==> yarrow: inputs <==
==> flow/design.v <==
module DECODER_UNIT
(input wire [1:0]            alu_fun,
output reg arith_enable,logic_enable,comp_enable,shift_enable);
  always@(*)
  begin
    arith_enable = 1'b0;
    logic_enable = 1'b0;
    comp_enable = 1'b0;
    shift_enable = 1'b0;
    case(alu_fun)
      4'b00:arith_enable = 1'b1;
      4'b01:logic_enable = 1'b1;
      4'b10:comp_enable = 1'b1;
      4'b11:shift_enable = 1'b1;
      default: begin
            arith_enable = 1'b0;
            logic_enable = 1'b0;
            comp_enable =1'b 0;
            shift_enable = 1'b0;
        end
      endcase
  end
endmodule
module ARITHMATIC_UNIT#(parameter alu_width =16)
(
  input wire [alu_width-1:0]  A,B,
  input wire                  clk,rst,
  input wire arith_enable,
  input wire [1:0]            alu_fun,
  output reg                  arith_flag,carry_out,
  output reg [alu_width-1:0]  arith_out);
reg [alu_width:0] arith_out_reg;
wire carry_out_reg;
reg arith_flag_reg;  
always@(posedge clk or negedge rst)
begin
  if(!rst)
    begin
    arith_out <= 16'b0;
    carry_out <= 16'b0;
    arith_flag <= 16'b0;
    end
  else
   begin
    arith_out <= arith_out_reg[alu_width-1:0];
    carry_out <= carry_out_reg;
    arith_flag <= arith_flag_reg;
   end 
end
always@(*)
  begin
    arith_out_reg   = 1'b0  ;
    arith_flag_reg  = 1'b0 ;
      if(arith_enable)
        begin
    case(alu_fun)  
    4'b00:begin
    arith_out_reg   = A+B  ;
    arith_flag_reg  = 1'b1 ;
            end
    4'b01:begin
    arith_out_reg   = A-B  ;
    arith_flag_reg  = 1'b1 ;
           end
    4'b10:begin
    arith_out_reg   = A*B  ;
    arith_flag_reg  = 1'b1 ;
            end
    4'b11:begin
    arith_out_reg   = (B == 0) ? {1'b0, {alu_width{1'b1}}} : A/B  ;
    arith_flag_reg  = 1'b1 ;
           end
          endcase
          end    
end
assign carry_out_reg = arith_out_reg[alu_width] ;
endmodule
module LOGIC_UNIT#(parameter alu_width =16)
(
  input wire [alu_width-1:0]  A,B,
  input wire                  clk,rst,
  input wire logic_enable,
  input wire [1:0]            alu_fun,
  output reg                  logic_flag,
  output reg [alu_width-1:0]  logic_out);
reg [alu_width-1:0] logic_out_reg;
reg logic_flag_reg;
always @ (posedge clk or negedge rst)
 begin 
   if (!rst)
     begin
      logic_out  <= 'b0 ;
      logic_flag <= 'b0 ;	
	 end
   else
     begin   
      logic_out  <= logic_out_reg ;
      logic_flag <= logic_flag_reg ;
	 end
 end	
always@(*)
begin
    logic_out_reg  = 1'b0  ;
    logic_flag_reg = 1'b0 ;
    if(logic_enable)
        begin
    case(alu_fun)  
    4'b00:begin
    logic_out_reg   = A&B  ;
    logic_flag_reg  = 1'b1 ;
            end
    4'b01:begin
    logic_out_reg   = A|B  ;
    logic_flag_reg  = 1'b1 ;
           end
    4'b10:begin
    logic_out_reg   = ~(A&B) ;
    logic_flag_reg  = 1'b1 ;
            end
    4'b11:begin
    logic_out_reg   = ~(A|B) ;
    logic_flag_reg  = 1'b1 ;
           end
          endcase
          end            
end 
endmodule
module comparsion_unit#(parameter alu_width =16)
(
  input wire [alu_width-1:0]  A,B,
  input wire                  clk,rst,
  input wire comp_enable,
  input wire [1:0]            alu_fun,
  output reg                  comp_flag,
  output reg [alu_width-1:0]  comp_out);
reg comp_out_reg ;
reg  comp_flag_reg ;
always @ (posedge clk or negedge rst)
 begin 
   if (!rst)
     begin
      comp_out  <= 'b0 ;
      comp_flag <= 'b0 ;	
	 end
   else
     begin   
      comp_out  <= comp_out_reg ;
      comp_flag <= comp_flag_reg ;
	 end
 end
always@(*)
    begin
      comp_out_reg = 1'b0;
      comp_flag_reg = 1'b0;
      if(comp_enable)
        begin
  case(alu_fun)
      4'b00:begin
      comp_out_reg = 1'b0;
      comp_flag_reg = 1'b1;
      end 
      4'b01:begin
        comp_flag_reg  = 1'b1;
        if(A==B)
           begin
    comp_out_reg = 1'b1;
          end
       else
          begin
    comp_out_reg   = 1'b0;
          end
        end
    4'b10:begin
      comp_flag_reg  = 1'b1 ;
      if(A > B)
        begin
    comp_out_reg   = 1'b1;
        end
    else
        begin
    comp_out_reg   = 1'b0;
        end
        end
    4'b11:begin
      comp_flag_reg  = 1'b1;
      if(A < B)
          begin
    comp_out_reg   = 16'b1;
          end
    else
          begin
    comp_out_reg   = 1'b0;
          end
      end
   endcase
          end
   end
  endmodule
module shift_unit#(parameter alu_width =16)
(
  input wire [alu_width-1:0]  A,B,
  input wire                  clk,rst,
  input wire                shift_enable,
  input wire [1:0]            alu_fun,
  output reg                  shift_flag,
  output reg [alu_width-1:0]  shift_out);
reg [alu_width-1:0]  shift_out_reg ;
reg shift_flag_reg ;
always @ (posedge clk or negedge rst)
 begin 
   if (!rst)
     begin
      shift_out  <= 'b0 ;
      shift_flag <= 'b0 ;	
	 end
   else
     begin   
      shift_out  <= shift_out_reg ;
      shift_flag <= shift_flag_reg ;
	 end
 end
   always@(*)
begin
        shift_out_reg = 1'b0;
        shift_flag_reg = 1'b0;
      if(shift_enable)
        begin
      case(alu_fun)  
        4'b00:begin
        shift_flag_reg = 1'b1;
        shift_out_reg = A >> 1;
        end
        4'b01:begin
        shift_out_reg = A << 1;
        shift_flag_reg = 1'b1;
        end
        4'b10:begin
        shift_flag_reg = 1'b1;
        shift_out_reg = B >> 1;
         end
        4'b11:begin
        shift_flag_reg = 1'b1;
        shift_out_reg = B << 1;
        end
      endcase
end
end 
endmodule
module TOP_VIEW#(parameter alu_width =16)
(
  input wire [alu_width-1:0]    A,B,
  input wire                    clk,rst,
  input wire [3:0]              alu_fun,
  output wire                   arith_flag,carry_out,logic_flag,comp_flag,shift_flag,
  output wire [alu_width-1:0]   arith_out,logic_out,comp_out,shift_out
  );
wire                  comp_enable ;
wire                  shift_enable ;
wire                  logic_enable ;
wire                  arith_enable ;
  DECODER_UNIT U_decoder(
  .alu_fun(alu_fun[3:2]),
  .arith_enable(arith_enable),
  .logic_enable(logic_enable),
  .shift_enable(shift_enable),
  .comp_enable(comp_enable)
  );
  ARITHMATIC_UNIT U_arithmatic(
  .A(A),
  .arith_enable(arith_enable),
  .B(B),
  .clk(clk),
  .rst(rst),
  .alu_fun(alu_fun[1:0]),
  .arith_out(arith_out),
  .arith_flag(arith_flag),
  .carry_out(carry_out)
  );
   LOGIC_UNIT U_logic(
  .A(A),
  .logic_enable(logic_enable),
  .B(B),
  .clk(clk),
  .rst(rst),
  .alu_fun(alu_fun[1:0]),
  .logic_out(logic_out),
  .logic_flag(logic_flag)
   );
   comparsion_unit U_comp (
  .A(A),
  .comp_enable(comp_enable),
  .B(B),
  .clk(clk),
  .rst(rst),
  .alu_fun(alu_fun[1:0]),
  .comp_out(comp_out),
  .comp_flag(comp_flag)
  );
  shift_unit U_shift(
  .A(A),
  .shift_enable(shift_enable),
  .B(B),
  .clk(clk),
  .rst(rst),
  .alu_fun(alu_fun[1:0]),
  .shift_out(shift_out),
  .shift_flag(shift_flag)
  );
endmodule
==> flow/run.sh <==
#!/bin/bash
# the make line also repeats each setting of config.mk as NAME=value (left out here)
make -C /OpenROAD-flow-scripts/flow DESIGN_CONFIG=/design/flow/config.mk WORK_HOME=/design/flow/orfs CLKGATE_MAP_FILE= finish
==> flow/config.mk <==
export PLATFORM = sky130hd
export DESIGN_NAME = TOP_VIEW
export DESIGN_NICKNAME = TOP_VIEW
export VERILOG_FILES = /design/flow/design.v
export SDC_FILE = /design/flow/constraint.sdc
export NUM_CORES = 4
export LEC_CHECK = 0
export CAP_MARGIN = 20
export CELL_PAD_IN_SITES_DETAIL_PLACEMENT = 2
export CELL_PAD_IN_SITES_GLOBAL_PLACEMENT = 2
export CORE_ASPECT_RATIO = 1.4
export CORE_MARGIN = 9
export CORE_UTILIZATION = 60
export GPL_ROUTABILITY_DRIVEN = 0
export MAX_ROUTING_LAYER = met4
export MIN_ROUTING_LAYER = met2
export SLEW_MARGIN = 20
==> flow/constraint.sdc <==
create_clock -name core_clock -period 36.0 [get_ports {clk}]
set_input_delay 7.2000 -clock core_clock [delete_from_list [all_inputs] [get_ports {clk}]]
set_output_delay 7.2000 -clock core_clock [all_outputs]
set_load 0.01 [all_outputs]
==> inputs of tundra, as changes to yarrow <==
CELL_PAD_IN_SITES_DETAIL_PLACEMENT = default   (was 2)
CELL_PAD_IN_SITES_GLOBAL_PLACEMENT = default   (was 2)
CORE_ASPECT_RATIO = default   (was 1.4)
CORE_MARGIN = 2   (was 9)
CORE_UTILIZATION = 40   (was 60)
CTS_CLUSTER_DIAMETER = 398   (was default)
CTS_CLUSTER_SIZE = 98   (was default)
GPL_ROUTABILITY_DRIVEN = default   (was 0)
MAX_ROUTING_LAYER = default   (was met4)
MIN_ROUTING_LAYER = default   (was met2)
TNS_END_PERCENT = 5   (was default)
==> summary of the runs <==
Area after synthesis is the same in yarrow and tundra. In synthesized cell count, yarrow and tundra do not differ. Die size: yarrow is lower than tundra (21%). yarrow failed in 3_1_place_gp_skip_io. tundra went through all stages and came out clean.

* * *

==> run Y <==
Starts from the design.v that is shown in full above.
Settings: LEC_CHECK=0, ABC_AREA=1, CAP_MARGIN=20, CORE_MARGIN=2, CORE_UTILIZATION=61, CTS_CLUSTER_DIAMETER=400, CTS_CLUSTER_SIZE=99, SLEW_MARGIN=20; clock period 13.7 ns.
run.sh (not shown) runs the stock make flow with config.mk's settings and CLKGATE_MAP_FILE=.
==> run B (differences from run Y) <==
Settings changed: ABC_AREA 1 to default, CORE_UTILIZATION 61 to 40, CTS_CLUSTER_DIAMETER 400 to default, CTS_CLUSTER_SIZE 99 to default.
==> flow/constraint.sdc (replaced) <==
create_clock -name core_clock -period 15.4 [get_ports {clk}]
set_input_delay 3.0800 -clock core_clock [delete_from_list [all_inputs] [get_ports {clk}]]
set_output_delay 3.0800 -clock core_clock [all_outputs]
set_load 0.01 [all_outputs]
==> run F (differences from run Y) <==
Settings changed: ABC_AREA 1 to default, CORE_UTILIZATION 61 to 40, CTS_CLUSTER_DIAMETER 400 to default, CTS_CLUSTER_SIZE 99 to default.
==> flow/constraint.sdc (replaced) <==
create_clock -name core_clock -period 35.1 [get_ports {clk}]
set_input_delay 7.0200 -clock core_clock [delete_from_list [all_inputs] [get_ports {clk}]]
set_output_delay 7.0200 -clock core_clock [all_outputs]
set_load 0.01 [all_outputs]
==> summary of the runs <==
Run F passed the timing, design-rule and antenna checks. Run Y aborted during global routing with GRT-0232. Run B ran to the end with violations: negative setup slack. In area after synthesis, run B and run F do not differ. Of run B and run F, run F has the higher sequential share of layout area (gap 1.5 points). Of run B and run F, run F has the higher first-iteration DRC count (gap about 1.3%, measured against run F). Synthesized cell count is the same in run F and run B. Of run F and run B, run B has the higher sequential power (gap about 56%, measured against run B).
==> figures <==
metric	run F	run B	run Y
Result of the run	finished clean	complete, but fails checks	aborted with a tool error
Failing step	-	-	global routing
Violated checks	-	negative setup slack	-
Proportion of power drawn by flip-flops and latches	0.088	0.078	-
Adder Area Share	0.3122	0.3122	0.3132
Number of multi-input combinational cells	1710	1710	-
CTS resizes	16	224	170
Die area	42160 um2	42160 um2	27820 um2
Slew Limit Fails	0	0	-
Post-Syn Area	16220 um2	16220 um2	16160 um2
Final standard cell count with taps included and fillers excluded	2739	3266	-
Sequential share of the synthesized area	0.08333	0.08333	0.08360
Top layer used by detailed routing	met4	met5	-
Fill cell count	3876	3409	-

* * *

==> wip/sierra <==
Starts from the design.v that is shown in full above.
==> flow/config.mk <==
export PLATFORM = sky130hd
export DESIGN_NAME = TOP_VIEW
export DESIGN_NICKNAME = TOP_VIEW
export VERILOG_FILES = /design/flow/design.v
export SDC_FILE = /design/flow/constraint.sdc
export NUM_CORES = 4
export LEC_CHECK = 0
export CAP_MARGIN = 20
export CORE_MARGIN = 2
export CORE_UTILIZATION = 57
export SETUP_SLACK_MARGIN = 4.61
export SLEW_MARGIN = 20
==> flow/constraint.sdc <==
create_clock -name core_clock -period 18.0 [get_ports {clk}]
set_input_delay 3.6000 -clock core_clock [delete_from_list [all_inputs] [get_ports {clk}]]
set_output_delay 3.6000 -clock core_clock [all_outputs]
set_load 0.01 [all_outputs]
==> inputs of wip/lagoon, as changes to wip/sierra <==
--- a/flow/config.mk
+++ b/flow/config.mk
@@ -7,6 +7,6 @@
 export LEC_CHECK = 0
 export CAP_MARGIN = 20
-export CORE_MARGIN = 2
-export CORE_UTILIZATION = 57
-export SETUP_SLACK_MARGIN = 4.61
+export CELL_PAD_IN_SITES_GLOBAL_PLACEMENT = 2
+export CORE_MARGIN = 7
+export CORE_UTILIZATION = 60
 export SLEW_MARGIN = 20
==> flow/constraint.sdc (replaced) <==
create_clock -name core_clock -period 36.0 [get_ports {clk}]
set_input_delay 7.2000 -clock core_clock [delete_from_list [all_inputs] [get_ports {clk}]]
set_output_delay 7.2000 -clock core_clock [all_outputs]
set_load 0.01 [all_outputs]
==> inputs of wip/maple, as changes to wip/sierra <==
--- a/flow/config.mk
+++ b/flow/config.mk
@@ -8,5 +8,6 @@
 export CAP_MARGIN = 20
 export CORE_MARGIN = 2
-export CORE_UTILIZATION = 57
-export SETUP_SLACK_MARGIN = 4.61
+export CORE_UTILIZATION = 70
+export CTS_CLUSTER_DIAMETER = 52
 export SLEW_MARGIN = 20
+export TNS_END_PERCENT = 5
==> flow/constraint.sdc (replaced) <==
create_clock -name core_clock -period 35.0 [get_ports {clk}]
set_input_delay 7.0000 -clock core_clock [delete_from_list [all_inputs] [get_ports {clk}]]
set_output_delay 7.0000 -clock core_clock [all_outputs]
set_load 0.01 [all_outputs]
==> inputs of wip/zinc, as changes to wip/sierra <==
--- a/flow/config.mk
+++ b/flow/config.mk
@@ -8,5 +8,7 @@
 export CAP_MARGIN = 20
 export CORE_MARGIN = 2
-export CORE_UTILIZATION = 57
-export SETUP_SLACK_MARGIN = 4.61
+export CORE_UTILIZATION = 68
+export CTS_CLUSTER_DIAMETER = 104
+export CTS_CLUSTER_SIZE = 37
+export SETUP_SLACK_MARGIN = -1.87
 export SLEW_MARGIN = 20
==> flow/constraint.sdc (replaced) <==
create_clock -name core_clock -period 25.3 [get_ports {clk}]
set_input_delay 5.0600 -clock core_clock [delete_from_list [all_inputs] [get_ports {clk}]]
set_output_delay 5.0600 -clock core_clock [all_outputs]
set_load 0.01 [all_outputs]
==> comparison <==
wip/lagoon never finished: it broke off in global placement without I/O with GPL-0301. wip/sierra finished with setup timing left. wip/maple finished clean. wip/zinc failed in clock tree synthesis, error DPL-0033.
The lowest die area belongs to wip/maple, the highest to wip/lagoon.
Between wip/sierra and wip/maple, the lower sequential power is in wip/maple (gap about 100%, measured against wip/maple).
Critical path depth: wip/sierra is higher than wip/maple (9).
Against wip/sierra, the first-iteration DRC count of wip/maple is smaller by about 50%.
Of wip/sierra and wip/maple, wip/sierra has the higher total power (gap 120%, measured against wip/maple).
In flip-flop count, wip/sierra and wip/maple do not differ.
Of wip/sierra and wip/maple, wip/maple has the higher setup slack (gap 14000 ps).
Between wip/maple and wip/sierra, the lower via count is in wip/maple (gap 20%, measured against wip/sierra).
In wip/sierra the sequential share of layout area is lower than in wip/maple, by 1.7 points.

* * *

==> inputs of build 71 <==
// TOP_VIEW: RTL as listed in full above, without the edits since
export LEC_CHECK = 0
export CAP_MARGIN = 20
export CORE_MARGIN = 2
export CORE_UTILIZATION = 68
export CTS_CLUSTER_DIAMETER = 224
export CTS_CLUSTER_SIZE = 37
export SETUP_SLACK_MARGIN = -1.87
export SLEW_MARGIN = 20
create_clock -name core_clock -period 25.3 [get_ports {clk}]
==> inputs of trial 94, as changes to build 71 <==
--- a/flow/config.mk
+++ b/flow/config.mk
@@ -7,8 +7,9 @@
 export LEC_CHECK = 0
 export CAP_MARGIN = 20
+export CORE_ASPECT_RATIO = 1.82
 export CORE_MARGIN = 2
-export CORE_UTILIZATION = 68
-export CTS_CLUSTER_DIAMETER = 224
-export CTS_CLUSTER_SIZE = 37
-export SETUP_SLACK_MARGIN = -1.87
+export CORE_UTILIZATION = 40
+export CTS_CLUSTER_DIAMETER = 144
+export CTS_CLUSTER_SIZE = 100
+export MAX_ROUTING_LAYER = met4
 export SLEW_MARGIN = 20
==> flow/constraint.sdc (replaced) <==
create_clock -name core_clock -period 36.0 [get_ports {clk}]
set_input_delay 7.2000 -clock core_clock [delete_from_list [all_inputs] [get_ports {clk}]]
set_output_delay 7.2000 -clock core_clock [all_outputs]
set_load 0.01 [all_outputs]
==> inputs of build 16, as changes to build 71 <==
--- a/flow/config.mk
+++ b/flow/config.mk
@@ -6,9 +6,9 @@
 export NUM_CORES = 4
 export LEC_CHECK = 0
+export ABC_AREA = 1
 export CAP_MARGIN = 20
 export CORE_MARGIN = 2
 export CORE_UTILIZATION = 68
-export CTS_CLUSTER_DIAMETER = 224
-export CTS_CLUSTER_SIZE = 37
-export SETUP_SLACK_MARGIN = -1.87
+export PLACE_DENSITY = 0.65
 export SLEW_MARGIN = 20
+export TNS_END_PERCENT = 5
==> flow/constraint.sdc (replaced) <==
create_clock -name core_clock -period 29.9 [get_ports {clk}]
set_input_delay 5.9800 -clock core_clock [delete_from_list [all_inputs] [get_ports {clk}]]
set_output_delay 5.9800 -clock core_clock [all_outputs]
set_load 0.01 [all_outputs]
==> results <==
Build 16 reached the layout checks and failed them: negative setup slack. Trial 94 completed with no timing, DRC or antenna violations. Build 71 died in 4_1_cts with DPL-0033. In trial 94 the critical path depth is lower than in build 16, by 61. Flip-flop count is the same in trial 94 and build 16. Routed wire length: build 16 is higher than trial 94 (about 5%). In build 16 the clock power is larger than in trial 94, by about 54%. Between trial 94 and build 16, the lower core utilization is in trial 94 (gap 40 points).
==> figures <==
| metric | build 71 | trial 94 | build 16 |
|---|---|---|---|
| Run status | stopped before the end | timing/DRC/antenna clean | finished with violations |
| Failing step | 4_1_cts | - | - |
| Layout check failures | - | - | negative setup slack |
| Maximum level of the CTS H-tree | - | 2 | 2 |
| Kind of critical path | - | primary input to register | primary input to register |
| Layout-to-synthesis area ratio | - | 1.173x | 1.274x |
| Number of buffers inserted by post-CTS setup repair | - | 0 | 10 |
| Worst-case hold slack | - | 7010 ps | 5820 ps |
| Crit. End Element | - | register | register |
| Startpoint kind of the worst setup timing path | - | primary input | primary input |
| Post-synthesis instance area | 0.0162 mm^2 | 0.0162 mm^2 | 0.0162 mm^2 |
| Required time of the critical path | - | 36200 ps | 30120 ps |
| Clk pin slew, worst setup/hold paths | - | 80 ps | 80 ps |
No activity file was given, so power comes from the tool's default toggle rates.
